## main
module main(clk, buttons, init_cells, leds, rgb, cols, rows);
parameter game_divider = 8;  
parameter display_divider = 2;  
parameter N = 8;  
parameter M = N + 2;  
initial if (N < 3) $error("N has to be >= 3 to make for interesting patterns.");
initial if (M !== (N+2)) $error("M must N+2=%d, not %d", N+2,M);  
input wire clk;
input wire [1:0] buttons;
logic rst; always_comb rst = buttons[0];  
input wire [N*N-1:0] init_cells;  
output logic [1:0] leds;
output logic [2:0] rgb;
output wire [N-1:0] cols;
output wire [N-1:0] rows;
logic [game_divider:0] game_counter;
logic [display_divider:0] display_counter;
logic rst_game; always_comb rst_game = buttons[0] | buttons[1];
logic step_game;
logic [$clog2(N):0] x;
wire [M*M-1:0] bordered_cells_q;  
wire [M*M-1:0] bordered_cells_d; 
logic [M*M-1:0] bordered_cells_0;  
logic [N*N-1:0] cells_q;  
logic [N*N-1:0] cells_0;  
always_comb begin : io_logic 
    leds[0] = buttons[0] ^ buttons[1];
    leds[1] = buttons[0] & buttons[1];
    rgb[0] = ~( buttons[0] & ~buttons[1]);
    rgb[1] = ~(~buttons[0] &  buttons[1]);
    rgb[2] = ~( buttons[0] &  buttons[1]);
end
led_array_driver #(.ROWS(N), .COLS(N), .N(N)) LED_DRIVER (
  .ena(1'b1),
  .cells(cells_q),
  .x(x),
  .rows(rows[N-1:0]),
  .cols(cols[N-1:0])
);
generate
  genvar r;
  ...
clock: 7.0 ns
lec_check: 0
cap_margin: 20
cell_pad_in_sites_global_placement: 1
core_aspect_ratio: 1.19
core_margin: 8
core_utilization: 40
gpl_timing_driven: 0
slew_margin: 30
tns_end_percent: 35
run.sh (not shown) runs the stock make flow with config.mk's settings and CLKGATE_MAP_FILE=.
==> next run, changes <==
CAP_MARGIN = 15   (was 20)
CORE_MARGIN = 7   (was 8)
CORE_UTILIZATION = 43   (was 40)
GPL_ROUTABILITY_DRIVEN = 0   (was default)
PLACE_DENSITY_LB_ADDON = 0.24   (was default)
clock period = 4.28 ns   (was 7.0 ns; I/O delays follow)
What happened: The changed run completed without violations; count of clock-buffer cells in the layout came out higher by 4; via count barely changes; core utilization came out higher by 3.7 points.
==> next run, changes <==
CAP_MARGIN = 20   (was 15)
CELL_PAD_IN_SITES_GLOBAL_PLACEMENT = default   (was 1)
CORE_ASPECT_RATIO = default   (was 1.19)
CORE_MARGIN = 2   (was 7)
CORE_UTILIZATION = 40   (was 43)
GPL_ROUTABILITY_DRIVEN = default   (was 0)
GPL_TIMING_DRIVEN = default   (was 0)
PLACE_DENSITY = 0.6   (was default)
PLACE_DENSITY_LB_ADDON = default   (was 0.24)
SLEW_MARGIN = 20   (was 30)
TNS_END_PERCENT = default   (was 35)
clock period = 4.51 ns   (was 4.28 ns; I/O delays follow)
Cell area stays flat; cell count stays flat; global-route usage went down by 1.1 points; die size went down by 4.3%; first-iteration DRC count went down by 5.1%; routed wire length went down by 10%; non-clock buffer count went down by 15; count of clock-buffer cells in the layout went down by 5; worst setup slack is worse by 0.011 ns.
==> next run, changes <==
CORE_UTILIZATION = 63   (was 40)
PLACE_DENSITY = default   (was 0.6)
SETUP_SLACK_MARGIN = 1.03   (was default)
clock period = 3.77 ns   (was 4.51 ns; I/O delays follow)
=> Synthesized area does not change. Global-route usage goes up by 14 points. Via count goes up by 25%. Clock skew goes up by 0.0049 ns. Setup slack gets worse by 0.15 ns. Sequential share of layout area goes down by 2.8 points. Routed wire length goes up by 49%. Utilization goes up by 42 points.

---

## JK
Starting RTL as in the previous note.
==> flow/config.mk <==
export PLATFORM = sky130hd
export DESIGN_NAME = main
export DESIGN_NICKNAME = main
export VERILOG_FILES = /design/flow/design.v
export SDC_FILE = /design/flow/constraint.sdc
export NUM_CORES = 4
export LEC_CHECK = 0
export ABC_AREA = 0
export CAP_MARGIN = 35
export CORE_MARGIN = 4
export CORE_UTILIZATION = 40
export GPL_TIMING_DRIVEN = 0
export MAX_ROUTING_LAYER = met5
export PLACE_DENSITY = 0.6
export SETUP_SLACK_MARGIN = -0.22
export SLEW_MARGIN = 30
export TNS_END_PERCENT = 25
==> flow/constraint.sdc <==
create_clock -name core_clock -period 6.49 [get_ports {clk}]
set_input_delay 1.2980 -clock core_clock [delete_from_list [all_inputs] [get_ports {clk}]]
set_output_delay 1.2980 -clock core_clock [all_outputs]
set_load 0.01 [all_outputs]
JK finished end to end and its layout was clean on timing, DRC and antenna.
Here is what was changed in the inputs of MS compared with JK.
# JK
export LEC_CHECK = 0
export ABC_AREA = 0
export CAP_MARGIN = 35
export CORE_MARGIN = 4
export CORE_UTILIZATION = 40
export GPL_TIMING_DRIVEN = 0
export MAX_ROUTING_LAYER = met5
export PLACE_DENSITY = 0.6
export SETUP_SLACK_MARGIN = -0.22
export SLEW_MARGIN = 30
export TNS_END_PERCENT = 25
create_clock -name core_clock -period 6.49 [get_ports {clk}]
# MS
export LEC_CHECK = 0
export CAP_MARGIN = 20
export CORE_MARGIN = 2
export CORE_UTILIZATION = 64
export SLEW_MARGIN = 20
create_clock -name core_clock -period 5.42 [get_ports {clk}]
Flip-flop count: MS vs JK identical
Area of the placeable core, MS vs JK: down by more than a quarter
Of the two candidates, JK has the better remaining max-slew budget at the tightest pin and MS the worse one.
Count of fill cells added during filler insertion came out lower on MS than on JK.
In the reports for JK and MS, the smaller top fanout value on the critical path belongs to JK.
Relative to MS, the following input files were edited for AL:
# MS
export LEC_CHECK = 0
export CAP_MARGIN = 20
export CORE_MARGIN = 2
export CORE_UTILIZATION = 64
export SLEW_MARGIN = 20
create_clock -name core_clock -period 5.42 [get_ports {clk}]
# AL
export LEC_CHECK = 0
export CAP_MARGIN = 20
export CORE_MARGIN = 2
export CORE_UTILIZATION = 70
export CTS_CLUSTER_SIZE = 41
export SLEW_MARGIN = 20
create_clock -name core_clock -period 3.28 [get_ports {clk}]
[summary]
Total length of routed met2 wires was lower in MS than in AL. AL ends up with a smallest setup slack after layout that is 1380 ps lower than in MS. Area overhead of the layout relative to synthesis for AL: 4.6 points up relative to MS. Cmp MS and AL / fraction of the core area covered by cells at the end of the flow / higher: AL. The run showing the smaller sequential share of layout area is AL. Route | AL vs MS | wire longer in AL. AL closes out successfully: all stages finished, all timing, DRC and antenna checks passed. The post-placement worst setup slack number comes out higher for MS vs AL.
Here is what was changed in the inputs of TR compared with AL.
# AL
export LEC_CHECK = 0
export CAP_MARGIN = 20
export CORE_MARGIN = 2
export CORE_UTILIZATION = 70
export CTS_CLUSTER_SIZE = 41
export SLEW_MARGIN = 20
create_clock -name core_clock -period 3.28 [get_ports {clk}]
# TR
export LEC_CHECK = 0
export CAP_MARGIN = 20
export CORE_MARGIN = 2
export CORE_UTILIZATION = 72
export CTS_CLUSTER_SIZE = 41
export HOLD_SLACK_MARGIN = -0.08
export SLEW_MARGIN = 20
create_clock -name core_clock -period 2.62 [get_ports {clk}]
## What came out
Summary of AL and TR: one run falls short of a clean finish, namely TR.
TR vs. AL: total placed cells including tap cells rose about 6%, chip area from the yosys synthesis statistics about even, worst slack after detailed placement fell 560 ps, row count about even.
AL fits on a die that is larger than the die of TR.
Diff AL and TR: fraction of the core area occupied by cells at floorplan lower in AL
Of AL and TR, the higher number of gates resized after cts belongs to TR.
Cmp AL and TR / total placed instance area / higher: TR

---

Setup of red:
main again, from the RTL that the note above started with.
Design main, start of the top module:
module main(clk, buttons, init_cells, leds, rgb, cols, rows);
parameter game_divider = 8;  
parameter display_divider = 2;  
parameter N = 8;  
parameter M = N + 2;  
initial if (N < 3) $error("N has to be >= 3 to make for interesting patterns.");
initial if (M !== (N+2)) $error("M must N+2=%d, not %d", N+2,M);  
input wire clk;
input wire [1:0] buttons;
logic rst; always_comb rst = buttons[0];  
input wire [N*N-1:0] init_cells;  
output logic [1:0] leds;
output logic [2:0] rgb;
output wire [N-1:0] cols;
output wire [N-1:0] rows;
logic [game_divider:0] game_counter;
logic [display_divider:0] display_counter;
logic rst_game; always_comb rst_game = buttons[0] | buttons[1];
logic step_game;
logic [$clog2(N):0] x;
wire [M*M-1:0] bordered_cells_q;  
wire [M*M-1:0] bordered_cells_d; 
logic [M*M-1:0] bordered_cells_0;  
logic [N*N-1:0] cells_q;  
logic [N*N-1:0] cells_0;  
always_comb begin : io_logic 
    leds[0] = buttons[0] ^ buttons[1];
    leds[1] = buttons[0] & buttons[1];
    rgb[0] = ~( buttons[0] & ~buttons[1]);
    rgb[1] = ~(~buttons[0] &  buttons[1]);
    rgb[2] = ~( buttons[0] &  buttons[1]);
end
led_array_driver #(.ROWS(N), .COLS(N), .N(N)) LED_DRIVER (
  .ena(1'b1),
  .cells(cells_q),
  .x(x),
  .rows(rows[N-1:0]),
  .cols(cols[N-1:0])
);
generate
  genvar r;
  for (r = 0; r < M; r = r + 1) begin : init_rows
    if ((r == 0) || (r == M-1)) begin : border_row
      always_comb bordered_cells_0[M*(r+1)-1:M*r] = 0;
    end else begin : inner_row
      always_comb bordered_cells_0[M*(r+1)-1:M*r] = {1'b0, init_cells[N*r-1:N*(r-1)], 1'b0};
    end
  end
endgenerate
function int cell_index(int i, int j);
  cell_index = M*j + i;
endfunction
generate
  genvar i;
  genvar j;
  for (i = 0; i < M; i = i + 1) begin : cells_x
    for (j = 0; j < M; j = j + 1) begin : cells_y
      if ( (i > 0) && (i < (M-1)) && (j > 0) && (j < (M-1)) ) begin
        conway_cell CELL(
          .clk(clk), .rst(rst_game), .ena(step_game),
          .neighbors({
  ...
Settings: LEC_CHECK=0, CAP_MARGIN=5, CELL_PAD_IN_SITES_DETAIL_PLACEMENT=2, CELL_PAD_IN_SITES_GLOBAL_PLACEMENT=2, CORE_ASPECT_RATIO=0.6, CORE_MARGIN=4, CORE_UTILIZATION=29, GPL_ROUTABILITY_DRIVEN=0, GPL_TIMING_DRIVEN=0, HOLD_SLACK_MARGIN=0.2, MIN_ROUTING_LAYER=met2, PLACE_DENSITY_LB_ADDON=0.14, SETUP_SLACK_MARGIN=1.03, SLEW_MARGIN=35; clock period 6.76 ns.
red went all the way through synthesis, placement and routing and the layout is clean on timing, DRC and antenna.
For blue, these inputs were changed with respect to red:
- changing CORE_MARGIN from 4 to 2
- removing CELL_PAD_IN_SITES_GLOBAL_PLACEMENT (formerly 2)
- removing PLACE_DENSITY_LB_ADDON (formerly 0.14)
- removing GPL_TIMING_DRIVEN (formerly 0)
- removing GPL_ROUTABILITY_DRIVEN (formerly 0)
- changing CAP_MARGIN from 5 to 20
- removing MIN_ROUTING_LAYER (formerly met2)
- removing CORE_ASPECT_RATIO (formerly 0.6)
- removing CELL_PAD_IN_SITES_DETAIL_PLACEMENT (formerly 2)
- changing CORE_UTILIZATION from 29 to 70
- removing SETUP_SLACK_MARGIN (formerly 1.03)
- setting PLACE_DENSITY to 0.6 for the first time
- changing SLEW_MARGIN from 35 to 20
- removing HOLD_SLACK_MARGIN (formerly 0.2)
- changing the clock period (ns, I/O delays scaled along) from 6.76 to 4.51
Results
- blue vs. red: final hold slack went down by 0.032 ns.
- When blue is measured against red, its routed length per placed instance turns out 24% lower.
- red reports its highest layer used for signal routing as met5 while blue reports met4.
- When the final numbers for blue and red were put side by side, the core area turned out to be greater in red.
- When blue is measured against red, its final area turns out 3.8% lower.
- The via count reported for blue is lower than the one for red.
- Number of clock buffers in the layout sits lower in blue than in red.
- Changes observed in blue relative to red: final number of hold-violating endpoints saw little to no change.
Input-level comparison between green and blue:
- an added ABC_AREA of 1
- a change of CORE_UTILIZATION from 70 to 40
- a change of the clock period (ns, I/O delays scaled along) from 4.51 to 7.65
## What came out
Status | green and blue | clean. green vs blue, type of the setup path with the least slack: in2out vs reg2out. Delta (green minus blue): core utilization dropped 34 points, total wire length after detailed routing higher. green gives more adder and majority cell fraction of the synthesized area than blue did.

---

## build 94
Starting RTL as in the previous note.
make LEC_CHECK=0 CAP_MARGIN=20 CORE_MARGIN=2 CORE_UTILIZATION=70 CTS_CLUSTER_DIAMETER=43 CTS_CLUSTER_SIZE=41 PLACE_DENSITY_LB_ADDON=0.28 SETUP_SLACK_MARGIN=0.45 SLEW_MARGIN=20 finish   # period 3.28 ns
Run status, build 94: aborted in global routing (5_1_grt), error GRT-0232
#### Input delta (build 28 over build 94)
--- a/flow/config.mk
+++ b/flow/config.mk
@@ -8,8 +8,5 @@
 export CAP_MARGIN = 20
 export CORE_MARGIN = 2
-export CORE_UTILIZATION = 70
-export CTS_CLUSTER_DIAMETER = 43
-export CTS_CLUSTER_SIZE = 41
-export PLACE_DENSITY_LB_ADDON = 0.28
-export SETUP_SLACK_MARGIN = 0.45
+export CORE_UTILIZATION = 65
+export PLACE_DENSITY = 0.6
 export SLEW_MARGIN = 20
==> flow/constraint.sdc <==
create_clock -name core_clock -period 4.52 [get_ports {clk}]
set_input_delay 0.9040 -clock core_clock [delete_from_list [all_inputs] [get_ports {clk}]]
set_output_delay 0.9040 -clock core_clock [all_outputs]
set_load 0.01 [all_outputs]
Notes after the runs:
Build 94 and build 28: one clean run, build 28; the rest did not finish clean.
Build 94 did not run to completion, as it errored out during global routing (5_1_grt).
Build 28 ended up with a higher die outline height than build 94 did.
Diff build 94..build 28 | number of top-level design ports | unchanged
Summary: with build 94 as the reference, cell area after placement in build 28 moved down by a few percent.
--- input diff build 28..build 9 ---
--- a/flow/config.mk
+++ b/flow/config.mk
@@ -8,5 +8,8 @@
 export CAP_MARGIN = 20
 export CORE_MARGIN = 2
-export CORE_UTILIZATION = 65
-export PLACE_DENSITY = 0.6
+export CORE_UTILIZATION = 72
+export CTS_CLUSTER_DIAMETER = 205
+export CTS_CLUSTER_SIZE = 32
+export PLACE_DENSITY_LB_ADDON = 0.03
+export SETUP_SLACK_MARGIN = 1.29
 export SLEW_MARGIN = 20
Findings:
- [diff] pre-CTS setup slack, build 9 relative to build 28: improvement
- Summary — synthesis-to-finish area growth, build 9 relative to build 28: higher, by 1.2 points.
- Floorplan die area (higher): build 28
- Between build 9 and build 28, cell area is higher for build 9, build 28 comes in under that.
- Cmp build 9 vs build 28: iteration tally of the first detailed-router pass higher in build 9
The inputs of build 65 differ from those of build 9 as listed below.
--- a/flow/config.mk
+++ b/flow/config.mk
@@ -8,8 +8,4 @@
 export CAP_MARGIN = 20
 export CORE_MARGIN = 2
-export CORE_UTILIZATION = 72
-export CTS_CLUSTER_DIAMETER = 205
-export CTS_CLUSTER_SIZE = 32
-export PLACE_DENSITY_LB_ADDON = 0.03
-export SETUP_SLACK_MARGIN = 1.29
+export CORE_UTILIZATION = 65
 export SLEW_MARGIN = 20
==> flow/constraint.sdc <==
create_clock -name core_clock -period 5.4 [get_ports {clk}]
set_input_delay 1.0800 -clock core_clock [delete_from_list [all_inputs] [get_ports {clk}]]
set_output_delay 1.0800 -clock core_clock [all_outputs]
set_load 0.01 [all_outputs]
Results
- Against build 9, build 65 reports a sum of buffers and inverters on the critical path that is higher.
- Comparing build 65 and build 9, the lower logic share of the area was measured on build 9.
- Floorplan core area (build 65 / build 9): 1.10
- Layout overhead on the synthesized area in build 65 vs build 9: down 1.2 points

---

Setup of run 1:
main again, from the RTL that the note above started with.
clock: 3.6 ns
lec_check: 0
cap_margin: 5
cell_pad_in_sites_detail_placement: 2
cell_pad_in_sites_global_placement: 3
core_aspect_ratio: 0.6
core_margin: 2
core_utilization: 29
gpl_timing_driven: 0
hold_slack_margin: 0.2
place_density_lb_addon: 0.14
setup_slack_margin: 1.03
slew_margin: 35
Run 1 completed every stage of the flow, and the final layout passed the timing, DRC and antenna checks.
Inputs modified between run 1 and run 2:
- CORE_UTILIZATION changed from 29 to 40
- CORE_ASPECT_RATIO removed (was 0.6)
- CAP_MARGIN changed from 5 to 20
- SETUP_SLACK_MARGIN removed (was 1.03)
- HOLD_SLACK_MARGIN removed (was 0.2)
- CELL_PAD_IN_SITES_DETAIL_PLACEMENT removed (was 2)
- SLEW_MARGIN changed from 35 to 20
- GPL_TIMING_DRIVEN removed (was 0)
- PLACE_DENSITY_LB_ADDON removed (was 0.14)
- PLACE_DENSITY newly set to 0.6
- CELL_PAD_IN_SITES_GLOBAL_PLACEMENT removed (was 3)
- the clock period (ns, I/O delays scaled along) changed from 3.6 to 7.0
## What came out
Per the comparison of run 2 with run 1, wire length of the first global-routing pass down 39%, fraction of the cycle the final worst path needs fell by 23 points, inserted tap cell count went down, register-to-register slack picked up an extra 3.47 ns.
Run 2 ends up with a via count that is 19% lower than in run 1.
For run 3, these inputs were changed with respect to run 2:
- an added HOLD_SLACK_MARGIN of -0.1
- a deleted PLACE_DENSITY that had been 0.6
- an added ABC_AREA of 1
- an added CTS_CLUSTER_SIZE of 13
- an added SETUP_SLACK_MARGIN of -0.69
- a change of SLEW_MARGIN from 20 to 0
- an added CTS_CLUSTER_DIAMETER of 379
- an added PLACE_DENSITY_LB_ADDON of 0.03
- an added CELL_PAD_IN_SITES_GLOBAL_PLACEMENT of 2
==> results <==
[compare] base=run 2 new=run 3: yosys stat chip area down about 0.5%; worst setup slack up 0.12 ns.
The inputs of run 4 differ from those of run 3 as listed below.
- CELL_PAD_IN_SITES_GLOBAL_PLACEMENT: 2 -> 3
- CORE_ASPECT_RATIO: unset -> 0.5
[summary]
Run 4 did not stop at any stage, and its layout met the timing, DRC and antenna checks.
For the global-route usage, run 4 came in 0.92 points higher than run 3 did.
Xor/xnor share of the synthesized area of run 3 is on par with run 4.
Summary of run 4 over run 3: routed wire length grew by 1400 um.
### run 4 -> run 5
- swapping 0 for 20 in SLEW_MARGIN
- clearing ABC_AREA, which used to be 1
- clearing PLACE_DENSITY_LB_ADDON, which used to be 0.03
- swapping -0.1 for -0.07 in HOLD_SLACK_MARGIN
- swapping 379 for 284 in CTS_CLUSTER_DIAMETER
- swapping 13 for 98 in CTS_CLUSTER_SIZE
- clearing SETUP_SLACK_MARGIN, which used to be -0.69
- putting PLACE_DENSITY at 0.6 where nothing was set
--- outcome ---
Between run 5 and run 4, the effective utilization at floorplan does not differ in any meaningful way.
Met2 layer usage reported by global route (lower): run 5
Run 4 → run 5: sum of net half-perimeters after detailed placement grew by about 4%, maximum fanout along the worst path shows an increase of 7.
